==> run a: inputs <==
// bicubic
module bicubic(clk, rst, act, in, out_0, out_1, out_2, out_3);
Settings: LEC_CHECK=0, CAP_MARGIN=20, CELL_PAD_IN_SITES_DETAIL_PLACEMENT=2, CELL_PAD_IN_SITES_GLOBAL_PLACEMENT=1, CORE_MARGIN=2, CORE_UTILIZATION=43, CTS_CLUSTER_DIAMETER=175, CTS_CLUSTER_SIZE=19, GPL_ROUTABILITY_DRIVEN=0, GPL_TIMING_DRIVEN=0, HOLD_SLACK_MARGIN=0.07, SLEW_MARGIN=20; clock period 8.31 ns.
run.sh (not shown) runs the stock make flow with config.mk's settings and CLKGATE_MAP_FILE=.
==> run b: changes against run a <==
- ABC_AREA: unset -> 1
- CAP_MARGIN: 20 -> 5
- CELL_PAD_IN_SITES_DETAIL_PLACEMENT: 2 -> unset
- CELL_PAD_IN_SITES_GLOBAL_PLACEMENT: 1 -> unset
- CORE_UTILIZATION: 43 -> 72
- CTS_CLUSTER_DIAMETER: 175 -> 201
- CTS_CLUSTER_SIZE: 19 -> 72
- GPL_ROUTABILITY_DRIVEN: 0 -> unset
- GPL_TIMING_DRIVEN: 0 -> unset
- HOLD_SLACK_MARGIN: 0.07 -> unset
- SETUP_SLACK_MARGIN: unset -> 1.29
==> flow/constraint.sdc (replaced) <==
create_clock -name core_clock -period 4.39 [get_ports {clk}]
set_input_delay 0.8780 -clock core_clock [delete_from_list [all_inputs] [get_ports {clk}]]
set_output_delay 0.8780 -clock core_clock [all_outputs]
set_load 0.01 [all_outputs]
==> run c: changes against run a <==
- CAP_MARGIN: 20 -> 10
- CELL_PAD_IN_SITES_DETAIL_PLACEMENT: 2 -> unset
- CELL_PAD_IN_SITES_GLOBAL_PLACEMENT: 1 -> unset
- CORE_UTILIZATION: 43 -> 72
- CTS_CLUSTER_DIAMETER: 175 -> unset
- CTS_CLUSTER_SIZE: 19 -> unset
- GPL_ROUTABILITY_DRIVEN: 0 -> unset
- GPL_TIMING_DRIVEN: 0 -> unset
- HOLD_SLACK_MARGIN: 0.07 -> unset
==> flow/constraint.sdc (replaced) <==
create_clock -name core_clock -period 5.31 [get_ports {clk}]
set_input_delay 1.0620 -clock core_clock [delete_from_list [all_inputs] [get_ports {clk}]]
set_output_delay 1.0620 -clock core_clock [all_outputs]
set_load 0.01 [all_outputs]
==> results.txt <==
Implementation results

The total area of multi-input combinational cells is 25800 sq um. The post-place setup slack is -2.68 ns.

The run finished with no timing, DRC or antenna violations. The final design area excluding fillers is 55000 sq um. The peak clock frequency supported by timing is 126 MHz.

Following the worst setup path forward leads to its endpoint at y3.temp_2[21]. The combinational fraction of the cell area is 47.0%. The yosys stat chip area is 50400 sq um. The violation count after the first detailed-routing iteration is 2545. The OpenROAD warning count is 58.

The least setup slack across all paths after layout is 0.381 ns.
[end of results for run a]
==> results.txt <==
Notes on the physical design

The flow stopped in 5_1_grt. Summing the areas of all xor and xnor instances in the mapped netlist gives 4.81% of the synthesized area. The run stopped with a tool error. The area of the core is 72600 sq um.

The total of buffers placed on input and output ports is 42. The yosys stat chip area is 52500 sq um. The residual overflow from global routing is 158. The post-place setup slack is -0.594 ns. The first error in the log reads "[ERROR GRT-0232] Routing congestion too high. Check the congestion heatmap in the GUI". The number of hold-repair buffers added at the cts stage is 0.

Looking at the clock tree report, the H-tree level count equals 1.
[end of results for run b]
==> results.txt <==
Implementation results

The flow ran to the end, but the layout failed its checks. The setup-violating endpoint count in the final report is 25. Setup slack on the critical path of the routed design comes to -0.340 ns.

At the placement stage, the worst setup path has a slack of -0.317 ns. The checks that failed were negative setup slack. The total area of multi-input combinational cells is 26900 sq um.

The combinational fraction of the cell area is 44.7%. The yosys stat chip area is 50400 sq um. The final design area excluding fillers is 60200 sq um. The peak clock frequency supported by timing is 177 MHz. According to the timing report, the critical path is captured at y1.temp_2[15]. The OpenROAD warning count is 63.
[end of results for run c]

---

==> inputs of run H <==
bicubic again, from the RTL that the note above started with.
export LEC_CHECK = 0
export CAP_MARGIN = 20
export CELL_PAD_IN_SITES_DETAIL_PLACEMENT = 1
export CORE_MARGIN = 5
export CORE_UTILIZATION = 31
export MAX_ROUTING_LAYER = met5
export PLACE_DENSITY_LB_ADDON = 0.23
export SETUP_SLACK_MARGIN = -0.35
export SLEW_MARGIN = 35
create_clock -name core_clock -period 5.09 [get_ports {clk}]
==> run P (differences from run H) <==
ABC_AREA = 1   (was unset)
CELL_PAD_IN_SITES_DETAIL_PLACEMENT = unset   (was 1)
CORE_MARGIN = 2   (was 5)
CORE_UTILIZATION = 72   (was 31)
CTS_CLUSTER_DIAMETER = 395   (was unset)
CTS_CLUSTER_SIZE = 94   (was unset)
MAX_ROUTING_LAYER = unset   (was met5)
PLACE_DENSITY_LB_ADDON = unset   (was 0.23)
SETUP_SLACK_MARGIN = 0.75   (was -0.35)
SLEW_MARGIN = 20   (was 35)
TNS_END_PERCENT = 5   (was unset)
==> flow/constraint.sdc (replaced) <==
create_clock -name core_clock -period 2.58 [get_ports {clk}]
set_input_delay 0.5160 -clock core_clock [delete_from_list [all_inputs] [get_ports {clk}]]
set_output_delay 0.5160 -clock core_clock [all_outputs]
set_load 0.01 [all_outputs]
==> run Y (differences from run H) <==
ABC_AREA = 1   (was unset)
CELL_PAD_IN_SITES_DETAIL_PLACEMENT = unset   (was 1)
CORE_MARGIN = 2   (was 5)
CORE_UTILIZATION = 72   (was 31)
CTS_CLUSTER_DIAMETER = 395   (was unset)
CTS_CLUSTER_SIZE = 10   (was unset)
MAX_ROUTING_LAYER = unset   (was met5)
PLACE_DENSITY = 0.41   (was unset)
PLACE_DENSITY_LB_ADDON = unset   (was 0.23)
SETUP_SLACK_MARGIN = 0.75   (was -0.35)
SLEW_MARGIN = 20   (was 35)
TNS_END_PERCENT = 5   (was unset)
==> flow/constraint.sdc (replaced) <==
create_clock -name core_clock -period 2.58 [get_ports {clk}]
set_input_delay 0.5160 -clock core_clock [delete_from_list [all_inputs] [get_ports {clk}]]
set_output_delay 0.5160 -clock core_clock [all_outputs]
set_load 0.01 [all_outputs]
==> run X (differences from run H) <==
CELL_PAD_IN_SITES_DETAIL_PLACEMENT = unset   (was 1)
CORE_MARGIN = 2   (was 5)
CORE_UTILIZATION = 40   (was 31)
MAX_ROUTING_LAYER = unset   (was met5)
PLACE_DENSITY_LB_ADDON = unset   (was 0.23)
SETUP_SLACK_MARGIN = unset   (was -0.35)
SLEW_MARGIN = 20   (was 35)
==> flow/constraint.sdc (replaced) <==
create_clock -name core_clock -period 10.0 [get_ports {clk}]
set_input_delay 2.0000 -clock core_clock [delete_from_list [all_inputs] [get_ports {clk}]]
set_output_delay 2.0000 -clock core_clock [all_outputs]
set_load 0.01 [all_outputs]
==> comparison table <==
| item | run P | run Y | run X | run H |
|---|---|---|---|---|
| Cell at the root of the clock tree | clkbuf_16 | - | clkbuf_16 | clkbuf_16 |
| Worst-path clk slew | - | - | 70 ps | 60 ps |
| Total number of vias | - | - | 32,529 | 35,787 |
| Highest net fanout along the worst path | - | - | 4 | 9 |
| Final instance count without filler cells | - | - | 6,222 | 7,393 |
| Critical Path Start | - | - | y2.temp_3[7] | switch |
| Startpoint class of the critical path | - | - | flop | flop |
| Maximum clock skew at final layout | - | - | 69.3 ps | 59.0 ps |
| Number of clock sinks | 828 | - | 828 | 828 |
| Status | stopped before the end | stopped before the end | finished clean | complete, but fails checks |
| Stage where the flow stopped | 5_1_grt | 4_1_cts | - | - |
| Layout check failures | - | - | - | negative setup slack |
| Critical path capture point | - | - | out_2[7] | y3.temp_2[21] |
| MUX share of area | 1.39% | 1.39% | 5.09% | 5.09% |
